==> fjord <==
Design FP_div, start of the top module:
module FP_div(FP_A, FP_B, clk, ce, FP_Z);
   parameter         K = 32;
   parameter         P = 24;
   parameter         E = 8;
   input [K-1:0]     FP_A;
   input [K-1:0]     FP_B;
   input             clk;
   input             ce;
   output [K-1:0]    FP_Z;
   reg [K-1:0]       FP_Z;
   parameter [K-1:0] ZEROS = 1'b0;
   parameter [K-1:0] ONES = 32'hffffffff;
   parameter [E-1:0] BIAS = {1'b0, ONES[E - 2:0]};
   parameter         PBITS = P + 3;
   reg [K-1:0]       A_int;
   reg [K-1:0]       B_int;
   reg [K-1:0]       FP_Z_int;
   wire [E-1:0]      exp_A;
   wire [E-1:0]      exp_B;
   wire [P-1:0]      frac_A;
   wire [P-1:0]      frac_B;
   wire              sign_A;
   wire              sign_B;
   wire              expA_FF;
   wire              expB_FF;
   wire              expA_Z;
   wire              expB_Z;
   wire              fracA_Z;
   wire              fracB_Z;
   wire [E:0]        exp_noBIAS;
   wire [E:0]        exp_Biased;
   wire [E:0]        exp_Biased_Norm;
   wire              isNaN_A;
   wire              isNaN_B;
   wire              isInf_A;
   wire              isInf_B;
   wire              isZero_A;
   wire              isZero_B;
   wire              isNaN;
   wire              isInf;
   wire              isZero;
   wire              sign;
   wire [PBITS-1:0]  frac_div;
   wire [PBITS-1:0]  frac_div_shifted;
   wire [PBITS-2:0]  fr_sh;
   wire [P-2:0]      frac_final;
   wire              underflow;
   wire              overflow;
   wire [E-1:0]      exp_final;
   wire              sticky_bit;
   wire              div_by_zero;
   always @(posedge clk)
      begin
         if (ce == 1'b1)
         begin
            A_int <= FP_A;
            B_int <= FP_B;
         end
      end
   assign sign_A = A_int[K - 1];
   assign sign_B = B_int[K - 1];
   assign exp_A = A_int[K - 2:K - E - 1];
   assign exp_B = B_int[K - 2:K - E - 1];
   assign frac_A = {1'b1, A_int[P - 2:0]};
   assign frac_B = {1'b1, B_int[P - 2:0]};
   assign expA_FF = (A_int[K - 2:K - E - 1] == ONES[K - 2:K - E - 1]) ? 1'b1 : 
                    1'b0;
  ...
clock: 57.0 ns
lec_check: 0
cap_margin: 20
core_margin: 2
core_utilization: 65
max_routing_layer: met4
setup_slack_margin: -1.68
slew_margin: 20
run.sh (not shown) runs the stock make flow with config.mk's settings and CLKGATE_MAP_FILE=.
==> inputs of sierra, as changes to fjord <==
- CELL_PAD_IN_SITES_GLOBAL_PLACEMENT: unset -> 0
- CORE_ASPECT_RATIO: unset -> 0.5
- CORE_UTILIZATION: 65 -> 40
- CTS_CLUSTER_DIAMETER: unset -> 400
- CTS_CLUSTER_SIZE: unset -> 98
- GPL_TIMING_DRIVEN: unset -> 0
- MAX_ROUTING_LAYER: met4 -> unset
- SETUP_SLACK_MARGIN: -1.68 -> -1.8
- TNS_END_PERCENT: unset -> 15
==> flow/constraint.sdc (replaced) <==
create_clock -name core_clock -period 80.0 [get_ports {clk}]
set_input_delay 16.0000 -clock core_clock [delete_from_list [all_inputs] [get_ports {clk}]]
set_output_delay 16.0000 -clock core_clock [all_outputs]
set_load 0.01 [all_outputs]
==> inputs of pepper, as changes to fjord <==
- ABC_AREA: unset -> 1
- CORE_UTILIZATION: 65 -> 68
- CTS_CLUSTER_SIZE: unset -> 98
- MAX_ROUTING_LAYER: met4 -> unset
- PLACE_DENSITY: unset -> 0.6
- SETUP_SLACK_MARGIN: -1.68 -> unset
==> flow/constraint.sdc (replaced) <==
create_clock -name core_clock -period 71.0 [get_ports {clk}]
set_input_delay 14.2000 -clock core_clock [delete_from_list [all_inputs] [get_ports {clk}]]
set_output_delay 14.2000 -clock core_clock [all_outputs]
set_load 0.01 [all_outputs]
==> qor summary <==
quantity                                                             pepper                  sierra                      fjord
Combinational fraction of the cell area                               0.798                   0.827                          -
Distinct cell type count of the synthesized netlist                      77                     107                        107
Max-capacitance violation count                                           0                       0                          -
Min-Delay Path Class                                 flip-flop to flip-flop  flip-flop to flip-flop                          -
Hold endpoint                                                      FP_Z[31]                FP_Z[31]                          -
Leading cell kind                                               logic gates             logic gates                          -
Cells in synth_stat.txt                                                8757                    6906                       6906
Final clock-cell share                                              0.00497                 0.00516                          -
Die outline area                                                85200 sq um            130000 sq um                80500 sq um
Count of inserted antenna diode cells                                     5                       0                          -
Type of element capturing the critical path                       flip-flop               flip-flop                          -
Worst setup path end                                               FP_Z[11]                FP_Z[14]                          -
Req. time, crit path                                               71.12 ns                80.11 ns                          -
Fillcell total                                                         7434                   13000                          -
Total routed wirelength                                           183000 um               164000 um                          -
Worst setup slack after layout                                     16.10 ns                 4.68 ns                          -
Startpoint of the most critical hold path                         A_int[31]               A_int[31]                          -
Post-synthesis compound-gate area fraction                            0.233                   0.255                      0.255
Syn Area/Cell                                                    6.44 sq um              7.37 sq um                 7.37 sq um
Run status                                                   finished clean          finished clean  aborted with a tool error
Stage where the flow stopped                                              -                       -                    5_1_grt
Hold violation total from the final report                                0                       0                          -
Setup Fix Bufs, Post-CTS                                                  0                       0                         23
FF-to-FF setup slack                                               16.10 ns                 4.68 ns                          -
Seq share, synth                                                     0.0512                  0.0567                     0.0567
